lane 1:
==> flow/design.v <==
`timescale 1ns / 10ps
`timescale 1ns / 1ps
`timescale 1ns / 10ps
module pipelined_4stage(clk, rst, imem_addr, imem_data, aluout);
input clk;										
input rst;
output [9:0] imem_addr;			 
input [32-1:0] imem_data;	 
output [32-1:0] aluout;
wire [32-1:0]inst_addr;
wire [32-1:0] inst_out;
wire [32-1:0] inst_in;
assign imem_addr = inst_addr[9:0];
assign inst_out = imem_data;
datapath_mux DP(
	.clk(clk),
	.rst(rst),
	.inst(inst_out),
	.WB_aluout(aluout)
);
PC1 pc(
	.clk(clk),
	.rst(rst),
	.currPC(inst_addr),
	.nextPC(inst_addr)
);
IF_ID_stage IIS(
	.clk(clk),
	.rst(rst), 
	.instout(inst_out), 
	.instin(inst_in)
);
endmodule
`timescale 1ns / 10ps
`timescale 1ns / 1ps
module datapath_mux (
	clk,
	rst,
	inst,
	WB_aluout
);
input		  clk;
input		  rst;
input  [32-1:0] inst;
output  [32-1:0] WB_aluout;
wire [32-1:0] inst_out;
wire [2:0]	aluop_in;
wire [2:0]	aluop_out;
wire alusrc_in;
wire alusrc_out;
wire regDST;
wire wen;
wire [32-1:0] rdata1_in;
wire [32-1:0] rdata2_in;
wire [32-1:0] rdata1_out;
wire [32-1:0] rdata2_out;
wire [32-1:0] wdata_out;
wire [5-1:0] waddr_out;
wire [32-1:0] aluout;
wire [5-1:0] WB_muxout;
wire [32-1:0]rdata2_imm=alusrc_out ? {16'b0,inst_out[15:0]} : rdata2_out; 
wire [5-1:0]waddr_regDST=regDST ? inst[15:11] : inst[20:16]; 
control CO (
    .inst_cntrl(inst[31:26]),
    .wen_cntrl(wen),
    .alusrc_cntrl(alusrc_in),
    .regdst_cntrl(regDST),
    .aluop_cntrl(aluop_in)
);
regfile RFO (
    .clk(clk),
    .rst(rst),
    .wen(wen),
    .raddr1(inst[25:21]),
    .raddr2(inst[20:16]),
    .waddr(WB_muxout),
    .wdata(WB_aluout),
    .rdata1(rdata1_in),
    .rdata2(rdata2_in)
);
ID_EXE_stage IXS(
    .clk(clk),  
    .rst(rst), 
    .aluop_in(aluop_in), 
    .alusrc_in(alusrc_in), 
    .rdata1_in(rdata1_in), 
    .rdata2_in(rdata2_in),
    .inst_in(inst),
    .wregdst_in(waddr_regDST),
    .aluop_out(aluop_out),
    .alusrc_out(alusrc_out), 
    .rdata1_out(rdata1_out), 
    .rdata2_out(rdata2_out), 
    .inst_out(inst_out),
    .wregdst_out(waddr_out)
);
alu ALU0 (
    .a(rdata1_out),
    .b(rdata2_imm),
    .op(aluop_out),
    .out(aluout)
);
EXE_WBstage EWS(
	.clk(clk),
	.rst(rst),
	.aluin(aluout),
	.aluout(WB_aluout),
	.muxin(waddr_out),
	.muxout(WB_muxout)	
);
endmodule  
`timescale 1ns / 10ps
module PC1(clk,rst,nextPC,currPC);
		 input clk,rst;		 
		 input [32 - 1:0]nextPC;		  
		 output reg [32 - 1:0]currPC;
always @(posedge clk)
  begin
    if(rst)
      begin
	currPC <= 0;
      end
    else
      begin
        currPC <= nextPC + 1;
      end
  end
endmodule	
`timescale 1ns / 10ps
module IF_ID_stage (
	clk,  rst, instout, instin
);
input clk, rst;
input [32 - 1:0]instout;
output reg [32 - 1:0]instin;
always @(posedge clk)
  begin
    if(rst)
      begin
	instin <= 0;
      end
    else
      begin
        instin <= instout;
      end
  end
endmodule
`timescale 1ns / 10ps
module ID_EXE_stage (
	clk,  rst, aluop_in, alusrc_in, rdata1_in, rdata2_in, inst_in, wregdst_in,
	aluop_out, alusrc_out, rdata1_out, rdata2_out, inst_out, wregdst_out
);
input clk, rst, alusrc_in;
input [2:0] aluop_in;
input [32-1:0] rdata1_in;
input [32-1:0] rdata2_in;
input [32-1:0] inst_in;
input [5-1:0] wregdst_in;
output reg alusrc_out;
output reg[2:0] aluop_out;
output reg [32-1:0] rdata1_out;
output reg [32-1:0] rdata2_out;
output reg [32-1:0] inst_out;
output reg [5-1:0] wregdst_out;
always @(posedge clk)
  begin
    if(rst)
      begin
	aluop_out <= 0; 
	alusrc_out <= 0; 
	rdata1_out <= 0; 
	rdata2_out <= 0; 
	inst_out <= 0;
	wregdst_out <= 0;
      end
    else
      begin
        aluop_out <= aluop_in; 
	alusrc_out <= alusrc_in; 
	rdata1_out <= rdata1_in; 
	rdata2_out <= rdata2_in; 
	inst_out <= inst_in;
	wregdst_out <= wregdst_in;
      end
  end
endmodule
`timescale 1ns / 10ps
module EXE_WBstage (
	clk,  rst, aluin, aluout,
	muxin, muxout             
);
input clk, rst;
input [32-1:0]aluin;
input [5-1:0]muxin;
output reg[5-1:0]muxout;
output reg [32-1:0]aluout;
always @(posedge clk)
  begin
    if(rst)
      begin
	aluout <= 0;
	muxout <= 0;
      end
    else
      begin
        aluout <= aluin;
	muxout <= muxin;
      end
  end
endmodule
`timescale 1ns / 10ps
module alu(
   a,    
   b,    
   op,    
   out    
   );
   input [32-1:0] a, b;
   input [2:0] op;
   output reg [32-1:0] out;
always @(a or b or op )
begin
   case(op)
       6'b000000: out = a+b;
       6'b000001: out = a - b;
       6'b000010: out = a & b;
       6'b000011:  out = a^b;
       6'b000100: out = a<=b;
       6'b000101: out = a*b;
       6'b000110: out = a+b;
default: out = 0;  
   endcase
end
endmodule
`timescale 1ns / 10ps
module control(
  input [5:0] inst_cntrl, 
  output reg wen_cntrl,
  output reg alusrc_cntrl,
  output reg regdst_cntrl,
  output reg [2:0] aluop_cntrl
  );
  always@(inst_cntrl)
  begin
    case(inst_cntrl)
			6'b000000: begin
					wen_cntrl=1;
					alusrc_cntrl=0;
					regdst_cntrl=1;
					aluop_cntrl=inst_cntrl[2:0];
			end
        6'b000001: begin
                wen_cntrl=1;
					 alusrc_cntrl=0;
					 regdst_cntrl=1;
                aluop_cntrl=inst_cntrl[2:0];
        end
        6'b000010: begin
                wen_cntrl=1;
					 alusrc_cntrl=0;
					 regdst_cntrl=1;
                aluop_cntrl=inst_cntrl[2:0];
        end
        6'b000011: begin
                wen_cntrl=1;
					 alusrc_cntrl=0;
					 regdst_cntrl=1;
                aluop_cntrl=inst_cntrl[2:0];
        end
        6'b000100: begin
                wen_cntrl=1;
					 alusrc_cntrl=0;
					 regdst_cntrl=1;
                aluop_cntrl=inst_cntrl[2:0];
        end
        6'b000101: begin
                wen_cntrl=1;
					 alusrc_cntrl=0;
					 regdst_cntrl=1;
                aluop_cntrl=inst_cntrl[2:0];
			end
		6'b000110: begin
                wen_cntrl=1;
					 alusrc_cntrl=1;
					 regdst_cntrl=0;
                aluop_cntrl=inst_cntrl[2:0];
        end
		default: begin
				wen_cntrl=1; 
				alusrc_cntrl=0;
				regdst_cntrl=1;
				aluop_cntrl=inst_cntrl[2:0];
		end	
    endcase
  end
endmodule
`timescale 1ns / 10ps
`timescale 1ns / 1ps
module regfile (
	clk,
	rst,
	wen,
	raddr1, 
	raddr2, 
	waddr, 
	wdata, 
	rdata1,
	rdata2
	);
	input clk;
	input rst;
	input wen;
	input [5-1:0] raddr1; 
	input [5-1:0] raddr2; 
	input [5-1:0] waddr; 
	input [32-1:0] wdata; 
	output [32-1:0] rdata1;
	output [32-1:0] rdata2;
	reg [32-1:0] regdata [0:32-1];
integer i;
	always@(posedge clk)
		begin
			if(rst)
				begin
					for (i=0; i<32; i=i+1)
					regdata[i] <=0;
					regdata[8] <=5; 
					regdata[3] <=2;
				end
			else
				regdata[waddr] <= (wen == 1) ? wdata : regdata[waddr]; 
		end
	assign rdata1 = ((wen) && (waddr == raddr1)) ? wdata : regdata[raddr1]; 
	assign rdata2 = ((wen) && (waddr == raddr2)) ? wdata : regdata[raddr2];
endmodule 
make LEC_CHECK=0 ABC_AREA=0 CAP_MARGIN=20 CELL_PAD_IN_SITES_DETAIL_PLACEMENT=0 CORE_ASPECT_RATIO=0.79 CORE_MARGIN=2 CORE_UTILIZATION=53 GPL_ROUTABILITY_DRIVEN=1 GPL_TIMING_DRIVEN=1 MAX_ROUTING_LAYER=met4 PLACE_DENSITY=0.46 SLEW_MARGIN=30 TNS_END_PERCENT=100 finish   # period 8.3 ns
run.sh (not shown) runs the stock make flow with config.mk's settings and CLKGATE_MAP_FILE=.
Lane 1 finished every step from synthesis to the final layout, and the layout passed the timing, design-rule and antenna checks.
--- input diff lane 1..lane 2 ---
==> flow/config.mk <==
export PLATFORM = sky130hd
export DESIGN_NAME = pipelined_4stage
export DESIGN_NICKNAME = pipelined_4stage
export VERILOG_FILES = /design/flow/design.v
export SDC_FILE = /design/flow/constraint.sdc
export NUM_CORES = 4
export LEC_CHECK = 0
export CAP_MARGIN = 15
export CORE_MARGIN = 2
export CORE_UTILIZATION = 70
export PLACE_DENSITY_LB_ADDON = 0.0
export SETUP_SLACK_MARGIN = 1.78
export SLEW_MARGIN = 20
==> flow/constraint.sdc <==
create_clock -name core_clock -period 6.54 [get_ports {clk}]
set_input_delay 1.3080 -clock core_clock [delete_from_list [all_inputs] [get_ports {clk}]]
set_output_delay 1.3080 -clock core_clock [all_outputs]
set_load 0.01 [all_outputs]
==> comparison <==
Lane 2 finished every stage; the final checks, however, were not passed, the failures being negative setup slack.
Measured against each other, lane 1 and lane 2 differ in met2 capacity usage during global routing, the higher figure coming from lane 2.
When the final numbers for lane 1 and lane 2 were put side by side, the maximum number of pins on one net before global-route repair turned out to be greater in lane 1.
Sequential share of layout area ends up lower on lane 2.
Per the comparison of lane 2 with lane 1, worst setup slack lost 1210 ps; clock network fraction of total power lost 1.5 points.
[inputs] lane 3 vs lane 2
--- a/flow/config.mk
+++ b/flow/config.mk
@@ -7,0 +8 @@
+export ABC_AREA = 1
@@ -8,0 +10 @@
+export CORE_ASPECT_RATIO = 0.88
@@ -10,4 +12,10 @@
-export CORE_UTILIZATION = 70
-export PLACE_DENSITY_LB_ADDON = 0.0
-export SETUP_SLACK_MARGIN = 1.78
-export SLEW_MARGIN = 20
+export CORE_UTILIZATION = 58
+export CTS_CLUSTER_DIAMETER = 41
+export GPL_ROUTABILITY_DRIVEN = 0
+export GPL_TIMING_DRIVEN = 1
+export MAX_ROUTING_LAYER = met4
+export MIN_ROUTING_LAYER = met2
+export PLACE_DENSITY = 0.89
+export SETUP_SLACK_MARGIN = 2.04
+export SLEW_MARGIN = 5
+export TNS_END_PERCENT = 5
==> flow/constraint.sdc <==
create_clock -name core_clock -period 8.0 [get_ports {clk}]
set_input_delay 1.6000 -clock core_clock [delete_from_list [all_inputs] [get_ports {clk}]]
set_output_delay 1.6000 -clock core_clock [all_outputs]
set_load 0.01 [all_outputs]
Findings:
As the logs show, lane 3 stopped at 5_1_grt after a tool error, so it never reached the end of the flow.
Lane 3 against lane 2; HPWL after detailed placement is up by more than 10%.
The post-synth area from yosys stat reported for lane 3 is greater than that of lane 2 by 3.0%.
Lane 3 vs. lane 2: total standard cell area after synthesis now sits higher; number of buffers created by CTS now sits higher.
The following lists how lane 4 was set up differently from lane 3:
==> flow/config.mk <==
export PLATFORM = sky130hd
export DESIGN_NAME = pipelined_4stage
export DESIGN_NICKNAME = pipelined_4stage
export VERILOG_FILES = /design/flow/design.v
export SDC_FILE = /design/flow/constraint.sdc
export NUM_CORES = 4
export LEC_CHECK = 0
export CAP_MARGIN = 20
export CORE_MARGIN = 2
export CORE_UTILIZATION = 70
export CTS_CLUSTER_SIZE = 51
export PLACE_DENSITY_LB_ADDON = 0.0
export SETUP_SLACK_MARGIN = 1.52
export SLEW_MARGIN = 20
export TNS_END_PERCENT = 5
==> flow/constraint.sdc <==
create_clock -name core_clock -period 5.27 [get_ports {clk}]
set_input_delay 1.0540 -clock core_clock [delete_from_list [all_inputs] [get_ports {clk}]]
set_output_delay 1.0540 -clock core_clock [all_outputs]
set_load 0.01 [all_outputs]
Notes after the runs:
- Lane 4 vs. lane 3: number of buffers on the longest clock path stayed essentially flat, net count entering floorplan has decreased, standard cell core area shows a reduction of 20%, die size lower.
- Share of the core filled by cells before placement was lower in the run labelled lane 3.
- Diff lane 3 -> lane 4 | total number of placement rows | down by a few percent
- Lane 4: complete, dirty (negative setup slack)
- Synthesized area, lane 3 and lane 4: smaller value in lane 4
- Lane 3 has a higher post-synthesis compound-gate area fraction than lane 4.

== build 58 ==
Starts from the design.v that is shown in full above.
clock: 7.79 ns
lec_check: 0
cap_margin: 20
core_margin: 2
core_utilization: 54
slew_margin: 20
Build 58 finished all stages; the layout is clean.
Here is what was changed in the inputs of build 86 compared with build 58.
-- flow/config.mk --
<<< build 58, line 9
export CORE_MARGIN = 2
export CORE_UTILIZATION = 54
export SLEW_MARGIN = 20
>>> build 86, line 9
export CORE_MARGIN = 2
export CORE_UTILIZATION = 40
export MAX_ROUTING_LAYER = met4
export PLACE_DENSITY_LB_ADDON = 0.23
export SLEW_MARGIN = 15
==> flow/constraint.sdc <==
create_clock -name core_clock -period 8.0 [get_ports {clk}]
set_input_delay 1.6000 -clock core_clock [delete_from_list [all_inputs] [get_ports {clk}]]
set_output_delay 1.6000 -clock core_clock [all_outputs]
set_load 0.01 [all_outputs]
Notes after the runs:
- Final weighted congestion in routability-driven placement | build 86 above build 58
- For the antenna diode count, build 86 came in 6 higher than build 58 did.
- Part of the power in combinational logic (higher): build 86
- Result: PASS for each of build 86 and build 58
- Between build 86 and build 58, the number of global-route vias before repair figures differ only marginally.
- Compared with build 58, in build 86 buffer share of cell area flat, chip height higher, wire length up about 5.7%, proportion of power drawn by the clock network lower.
### build 86 -> build 75
-- flow/config.mk --
<<< build 86, line 7
export LEC_CHECK = 0
export CAP_MARGIN = 20
export CORE_MARGIN = 2
export CORE_UTILIZATION = 40
export MAX_ROUTING_LAYER = met4
export PLACE_DENSITY_LB_ADDON = 0.23
export SLEW_MARGIN = 15
>>> build 75, line 7
export LEC_CHECK = 0
export ABC_AREA = 0
export CAP_MARGIN = 20
export CELL_PAD_IN_SITES_DETAIL_PLACEMENT = 0
export CORE_ASPECT_RATIO = 0.79
export CORE_MARGIN = 3
export CORE_UTILIZATION = 58
export GPL_ROUTABILITY_DRIVEN = 1
export GPL_TIMING_DRIVEN = 1
export MAX_ROUTING_LAYER = met4
export SLEW_MARGIN = 30
export TNS_END_PERCENT = 100
==> flow/constraint.sdc <==
create_clock -name core_clock -period 6.75 [get_ports {clk}]
set_input_delay 1.3500 -clock core_clock [delete_from_list [all_inputs] [get_ports {clk}]]
set_output_delay 1.3500 -clock core_clock [all_outputs]
set_load 0.01 [all_outputs]
==> results <==
- A last element of the critical path of DP.EWS.aluout[24] is what build 75 shows, while DP.EWS.aluout[31] belongs to build 86.
- After synthesis and placement, the instance count of build 75 is below that of build 86.
- Final checks on build 75, whose flow otherwise completed, came back failing, citing setup timing.
- The final reports for build 75 and build 86 show combined buffer and inverter count along the critical path higher in the former.
- Pin count of the biggest net entering global routing: lower on build 86
- Area of the multi-input gates: build 75 and build 86 compared, higher one is build 75
- Taking build 75 over build 86, the number of placed instances, taps included ratio works out to 0.929.
- Lower number of fill cells goes to build 75 over build 86.

== v53 ==
RTL: the design.v shown in full above, as it stands there.
clock: 6.2 ns
lec_check: 0
abc_area: 0
cap_margin: 20
cell_pad_in_sites_detail_placement: 0
core_aspect_ratio: 1.44
core_margin: 2
core_utilization: 70
cts_cluster_size: 14
gpl_routability_driven: 1
gpl_timing_driven: 1
max_routing_layer: met4
place_density_lb_addon: 0.03
setup_slack_margin: 1.8
slew_margin: 10
tns_end_percent: 100
The layout from v53, despite a flow that completed every stage, fails the layout checks, with the failing checks listed as negative setup slack.
diff inputs: v53 => v33
# v53
export LEC_CHECK = 0
export ABC_AREA = 0
export CAP_MARGIN = 20
export CELL_PAD_IN_SITES_DETAIL_PLACEMENT = 0
export CORE_ASPECT_RATIO = 1.44
export CORE_MARGIN = 2
export CORE_UTILIZATION = 70
export CTS_CLUSTER_SIZE = 14
export GPL_ROUTABILITY_DRIVEN = 1
export GPL_TIMING_DRIVEN = 1
export MAX_ROUTING_LAYER = met4
export PLACE_DENSITY_LB_ADDON = 0.03
export SETUP_SLACK_MARGIN = 1.8
export SLEW_MARGIN = 10
export TNS_END_PERCENT = 100
create_clock -name core_clock -period 6.2 [get_ports {clk}]
# v33
export LEC_CHECK = 0
export ABC_AREA = 1
export CAP_MARGIN = 0
export CORE_MARGIN = 2
export CORE_UTILIZATION = 72
export CTS_CLUSTER_DIAMETER = 396
export CTS_CLUSTER_SIZE = 14
export HOLD_SLACK_MARGIN = -0.09
export PLACE_DENSITY_LB_ADDON = 0.04
export SETUP_SLACK_MARGIN = 0.72
export SLEW_MARGIN = 40
export TNS_END_PERCENT = 5
create_clock -name core_clock -period 2.66 [get_ports {clk}]
[summary]
No final results exist for v33, since it was stopped by error GRT-0232 during 5_1_grt. Number of resized instances in the post-cts repair step grows by more than 100% when moving from v53 to v33. From v53 to v33 the numbers moved as follows: detailed-placement wirelength estimate moved up, area share of xor/xnor cells in the synthesized design moved down, cell row count moved down, standard cell core area level, area of the synthesized netlist per yosys stat moved up. v33: instance count after placement with tap cells included is 3832 higher than what v53 reported.
Inputs modified between v33 and v5:
# v33
export LEC_CHECK = 0
export ABC_AREA = 1
export CAP_MARGIN = 0
export CORE_MARGIN = 2
export CORE_UTILIZATION = 72
export CTS_CLUSTER_DIAMETER = 396
export CTS_CLUSTER_SIZE = 14
export HOLD_SLACK_MARGIN = -0.09
export PLACE_DENSITY_LB_ADDON = 0.04
export SETUP_SLACK_MARGIN = 0.72
export SLEW_MARGIN = 40
export TNS_END_PERCENT = 5
create_clock -name core_clock -period 2.66 [get_ports {clk}]
# v5
export LEC_CHECK = 0
export ABC_AREA = 0
export CAP_MARGIN = 20
export CELL_PAD_IN_SITES_DETAIL_PLACEMENT = 0
export CORE_ASPECT_RATIO = 0.79
export CORE_MARGIN = 2
export CORE_UTILIZATION = 56
export GPL_ROUTABILITY_DRIVEN = 1
export GPL_TIMING_DRIVEN = 1
export MAX_ROUTING_LAYER = met4
export SLEW_MARGIN = 30
export TNS_END_PERCENT = 100
create_clock -name core_clock -period 7.31 [get_ports {clk}]
[summary]
Although v5 finished all stages, its layout failed final checks on negative setup slack.
The total half-perimeter wirelength after legalization and detailed placement of v5 falls short of that of v33 by about 26%.
Across both runs, synthesized instance count was lower for v5 than for v33.
Async set or reset register ratio after synthesis: v5 vs v33, no meaningful difference
Against v33 as the reference, v5 delivers a higher post-synthesis xor/xnor area fraction.
Re simple-gate portion of the synthesized area: v5 is 6.8 points down on v33.
Against v33, v5 reports a number of cells in Yosys stat that is lower.
Cell total after placement in v5 is 3550 below v33.
Taking v33 as the reference, in v5 total I/O pin count held; total cell area reported by yosys after synthesis fell by 2.9%; placer congestion estimate moved down.
No activity file was given, so power comes from the tool's default toggle rates.
